==> flow/design.v (excerpt) <==
module alpacacorn #(
	parameter ADR_WIDTH = 6,
	parameter DATA_WIDTH = 8
)(
	input wire clk_i,
	input wire rst_i,
	input wire [DATA_WIDTH-1:0] data_i,
	output wire [DATA_WIDTH-1:0] data_o,
	output wire [ADR_WIDTH-1:0] adr_o,
	output wire we_o
);
For scale: ~280 cells after synthesis, roughly 41 flip-flops, roughly 25 I/O pins.
Settings: LEC_CHECK=0, ABC_AREA=1, CAP_MARGIN=0, CORE_ASPECT_RATIO=0.72, CORE_MARGIN=2, CORE_UTILIZATION=72, CTS_CLUSTER_DIAMETER=360, CTS_CLUSTER_SIZE=15, HOLD_SLACK_MARGIN=0.3, PLACE_DENSITY_LB_ADDON=0.17, SETUP_SLACK_MARGIN=0.16, SLEW_MARGIN=20; clock period 0.543 ns.
run.sh (not shown) runs the stock make flow with config.mk's settings and CLKGATE_MAP_FILE=.
The starting point never finished: it broke off in global placement.
Next try:
CAP_MARGIN = 20   (was 0)
CORE_ASPECT_RATIO = default   (was 0.72)
CTS_CLUSTER_SIZE = 98   (was 15)
HOLD_SLACK_MARGIN = default   (was 0.3)
PLACE_DENSITY_LB_ADDON = default   (was 0.17)
Result: With this change the flow died in detailed placement on DPL-0038; die size stays flat; synthesized cell count stays the same; area after synthesis stays the same.
Next try:
ABC_AREA = default   (was 1)
CORE_UTILIZATION = 68   (was 72)
CTS_CLUSTER_DIAMETER = default   (was 360)
CTS_CLUSTER_SIZE = default   (was 98)
SETUP_SLACK_MARGIN = default   (was 0.16)
clock period = 1.24 ns   (was 0.543 ns; I/O delays follow)
Now the flow died in clock tree synthesis (DPL-0038).
Die size increases by 1.4%.
Synthesized area decreases by 4.1%.
Synthesized cell count decreases by 18%.
Next try:
CORE_UTILIZATION = 21   (was 68)
clock period = 2.17 ns   (was 1.24 ns; I/O delays follow)
Result: With this change the flow completed without violations. Synthesized area stays the same. Die size climbs to 3.0 times its value. Synthesized cell count does not change.


alpacacorn again, from the RTL that the note above started with.
Design alpacacorn, start of the top module:
module alpacacorn #(
	parameter ADR_WIDTH = 6,
	parameter DATA_WIDTH = 8
)(
	input wire clk_i,
	input wire rst_i,
	input wire [DATA_WIDTH-1:0] data_i,
	output wire [DATA_WIDTH-1:0] data_o,
	output wire [ADR_WIDTH-1:0] adr_o,
	output wire we_o
);
==> flow/config.mk <==
export PLATFORM = sky130hd
export DESIGN_NAME = alpacacorn
export DESIGN_NICKNAME = alpacacorn
export VERILOG_FILES = /design/flow/design.v
export SDC_FILE = /design/flow/constraint.sdc
export NUM_CORES = 4
export LEC_CHECK = 0
export ABC_AREA = 0
export CAP_MARGIN = 20
export CELL_PAD_IN_SITES_DETAIL_PLACEMENT = 0
export CORE_MARGIN = 2
export CORE_UTILIZATION = 60
export CTS_CLUSTER_DIAMETER = 291
export HOLD_SLACK_MARGIN = 0.3
export MAX_ROUTING_LAYER = met4
export PLACE_DENSITY = 0.54
export SETUP_SLACK_MARGIN = 0.25
export SLEW_MARGIN = 20
==> flow/constraint.sdc <==
create_clock -name core_clock -period 0.956 [get_ports {clk_i}]
set_input_delay 0.1912 -clock core_clock [delete_from_list [all_inputs] [get_ports {clk_i}]]
set_output_delay 0.1912 -clock core_clock [all_outputs]
set_load 0.01 [all_outputs]
The first run ended with an error in clock tree synthesis (4_1_cts).
Rerun with:
Settings changed: CELL_PAD_IN_SITES_DETAIL_PLACEMENT 0 to default, CORE_UTILIZATION 60 to 71, CTS_CLUSTER_DIAMETER 291 to 200, CTS_CLUSTER_SIZE from default to 19, HOLD_SLACK_MARGIN 0.3 to default, MAX_ROUTING_LAYER met4 to default, PLACE_DENSITY 0.54 to default, SETUP_SLACK_MARGIN 0.25 to 0.5.
Clock period 0.956 ns to 1.73 ns, I/O delays scaled along.
The new run aborted during clock tree synthesis (4_1_cts) on DPL-0038.
Synthesized area stays the same.
Synthesized cell count is unchanged.
Die area shrinks by 15%.


wip/violet:
alpacacorn again, from the RTL that the note above started with.
export LEC_CHECK = 0
export ABC_AREA = 0
export CAP_MARGIN = 20
export CORE_MARGIN = 2
export CORE_UTILIZATION = 71
export CTS_CLUSTER_DIAMETER = 200
export CTS_CLUSTER_SIZE = 19
export PLACE_DENSITY = 0.35
export SETUP_SLACK_MARGIN = 0.5
export SLEW_MARGIN = 20
create_clock -name core_clock -period 1.73 [get_ports {clk_i}]
Tool error DPL-0038 stopped wip/violet during 4_1_cts; no final results.
#### Input delta (wip/tundra over wip/violet)
Settings: CTS_CLUSTER_DIAMETER changed from 200 to 197; HOLD_SLACK_MARGIN newly set to 0.18; SETUP_SLACK_MARGIN removed (was 0.5); ABC_AREA removed (was 0); CTS_CLUSTER_SIZE removed (was 19); CORE_UTILIZATION changed from 71 to 40; PLACE_DENSITY removed (was 0.35); the clock period (ns, I/O delays scaled along) changed from 1.73 to 2.5.
wip/violet did not finish; a tool error ended it in 4_1_cts. wip/tundra has completed all stages; timing, DRC and antenna checks passed. Compared with wip/violet, wip/tundra shows pre-CTS setup slack higher by 0.55 ns. [compare] base=wip/violet new=wip/tundra: vertical extent of the die picked up an extra about 30%, full die area picked up an extra about 70%, final weighted congestion of routability-driven global placement lost 17%, synthesized cell count neither gained nor lost much, number of enable flip-flop cells neither gained nor lost much. Re post-DP HPWL: wip/violet and wip/tundra aren't equal, and the higher value belongs to wip/violet. wip/tundra ends up with a floorplan-stage core utilization that is 32 points lower than in wip/violet.
### wip/tundra -> wip/garnet
Settings: CTS_CLUSTER_DIAMETER no longer set, was 197; CORE_UTILIZATION now 68, was 40; HOLD_SLACK_MARGIN no longer set, was 0.18; the clock period (ns, I/O delays scaled along) now 1.25, was 2.5.
Findings:
Seen in the log of wip/garnet: DPL-0038 during 4_1_cts, after which the run never completed.
Comparing wip/tundra against wip/garnet, there is no change at all in chip area estimate from yosys synthesis.
On synthesized area, wip/tundra and wip/garnet are basically level.
Floorplan die width went down by more than 10% going from wip/tundra to wip/garnet.
In the tables for wip/tundra and wip/garnet, instance count after placement with tap cells included reads higher with wip/garnet.
Taking wip/tundra as the reference point, the pre-CTS worst setup slack of wip/garnet falls by 1.12 ns.
Final weighted congestion of routability-driven global placement, wip/garnet vs wip/tundra: up by more than 10%
### wip/garnet -> wip/maple
Settings: putting CTS_CLUSTER_DIAMETER at 376 where nothing was set; putting MAX_ROUTING_LAYER at met4 where nothing was set; swapping 68 for 40 in CORE_UTILIZATION; putting GPL_TIMING_DRIVEN at 0 where nothing was set; swapping 1.25 for 2.5 in the clock period (ns, I/O delays scaled along).
Notes after the runs:
Delta (wip/maple minus wip/garnet): chip height rose by 28%; final weighted congestion in routability-driven placement fell by about 12%; starting density of the core fell by 30 points.
From wip/maple to wip/garnet, area of the mapped netlist did not move at all.
Number of nets at floorplan came out exactly the same in wip/maple and wip/garnet.
Summary of wip/maple over wip/garnet: number of synthesized register bits roughly the same; width of the chip higher; die area higher.
wip/maple finished every stage and its layout cleared the timing, design-rule and antenna checks.
As of wip/maple, detailed placement HPWL had fallen by more than a quarter compared to wip/garnet.
Measured against each other, wip/maple and wip/garnet differ in total number of placement rows, the lower figure coming from wip/garnet.
wip/maple gives more post-placement setup slack than wip/garnet did.


alpacacorn again, from the RTL that the note above started with.
export LEC_CHECK = 0
export CAP_MARGIN = 20
export CORE_MARGIN = 2
export CORE_UTILIZATION = 65
export CTS_CLUSTER_DIAMETER = 361
export CTS_CLUSTER_SIZE = 41
export HOLD_SLACK_MARGIN = 0.27
export SETUP_SLACK_MARGIN = 0.55
export SLEW_MARGIN = 20
export TNS_END_PERCENT = 5
create_clock -name core_clock -period 2.17 [get_ports {clk_i}]
Then changed:
- CORE_UTILIZATION: 65 -> 58
- CTS_CLUSTER_DIAMETER: 361 -> default
- CTS_CLUSTER_SIZE: 41 -> default
- HOLD_SLACK_MARGIN: 0.27 -> default
- SETUP_SLACK_MARGIN: 0.55 -> 0.37
- TNS_END_PERCENT: 5 -> default
- clock period: 2.17 -> 1.2 ns (I/O delays scaled with it)
Now the flow aborted during global routing with DPL-0038.
Synthesized area is unchanged.
Die area increases by 11%.
Synthesized cell count is unchanged.
Then changed:
- CORE_UTILIZATION: 58 -> 22
- SETUP_SLACK_MARGIN: 0.37 -> default
- clock period: 1.2 -> 2.69 ns (I/O delays scaled with it)
Effect:
- The new run ran to the end with no violations
- area after synthesis does not change
- die size grows to 2.5 times its value
- synthesized cell count does not change
Then changed:
- CORE_UTILIZATION: 22 -> 40
- clock period: 2.69 -> 2.17 ns (I/O delays scaled with it)
Effect: The changed run passed the timing, design-rule and antenna checks. Final cell count decreases by 11%. Synthesized cell count is unchanged. Clock power increases by 24%. Setup slack is worse by 370 ps. Hold slack is better by 11 ps. Area after synthesis is unchanged. Design area decreases by 0.30%.


Setup of lane 1:
Starting RTL as in the previous note.
clock: 0.543 ns
lec_check: 0
abc_area: 1
cap_margin: 0
core_aspect_ratio: 0.72
core_margin: 2
core_utilization: 72
cts_cluster_diameter: 360
cts_cluster_size: 15
place_density_lb_addon: 0.13
setup_slack_margin: 0.16
slew_margin: 20
Lane 1: it failed with a tool error in global placement, so there are no final results.
### lane 1 -> lane 2
- swapping 0 for 20 in CAP_MARGIN
- clearing ABC_AREA, which used to be 1
- clearing PLACE_DENSITY_LB_ADDON, which used to be 0.13
- swapping 72 for 56 in CORE_UTILIZATION
- clearing CTS_CLUSTER_SIZE, which used to be 15
- swapping 0.16 for 0.36 in SETUP_SLACK_MARGIN
- clearing CORE_ASPECT_RATIO, which used to be 0.72
- clearing CTS_CLUSTER_DIAMETER, which used to be 360
- swapping 0.543 for 1.24 in the clock period (ns, I/O delays scaled along)
- The flow ended early for lane 2: it failed with a tool error in global routing.
- Floorplan core density for lane 2 is lower than for lane 1.
- Lane 2 — standard-cell row count 5 higher, lane 1 as reference
- The area of the mapped netlist in lane 2 sits 4.1% below the value recorded for lane 1.
Input changes introduced in lane 3 (baseline for comparison: lane 2):
- ABC_AREA now 0, previously not set
- CTS_CLUSTER_DIAMETER now 200, previously not set
- CTS_CLUSTER_SIZE now 19, previously not set
- SETUP_SLACK_MARGIN now 0.44, was 0.36
- CORE_UTILIZATION now 71, was 56
- the clock period (ns, I/O delays scaled along) now 1.73, was 1.24
Findings:
- Lane 3 terminated abnormally: clock tree synthesis reported DPL-0038.
- Taking lane 2 over lane 3, the overall die height ratio works out to 1.12.
- Lane 2 → lane 3: placeable core region fell about 20%, share of cell area taken by muxes after synthesis about even.
- Lane 3 -> lane 2: adder-cell share of the synthesized area delta 0, exact match
- As far as and-or/or-and share of the synthesized area is concerned, lane 2 and lane 3 perform about the same.
For lane 4, these inputs were changed with respect to lane 3:
- removing CTS_CLUSTER_DIAMETER (formerly 200)
- removing ABC_AREA (formerly 0)
- changing CORE_UTILIZATION from 71 to 40
- removing CTS_CLUSTER_SIZE (formerly 19)
- removing SETUP_SLACK_MARGIN (formerly 0.44)
- changing the clock period (ns, I/O delays scaled along) from 1.73 to 3.71
Notes after the runs:
Lane 4 closes out successfully: all stages finished, all timing, DRC and antenna checks passed.
Lane 4: post-place setup slack 1.69 ns above lane 3
Lane 4 -> lane 3: fraction of synthesized cell area in xor and xnor cells delta 0, exact match
Going from lane 3 to lane 4, die area grew by 71%; number of input and output port buffers inserted held steady; cell count after placement grew by 14.
Diff lane 3 -> lane 4: synthesized area roughly the same; standard cell core area higher.
Lane 4 — initial standard-cell utilization of the core 32 points lower, lane 3 as reference
Power and IR drop assume default switching activity.
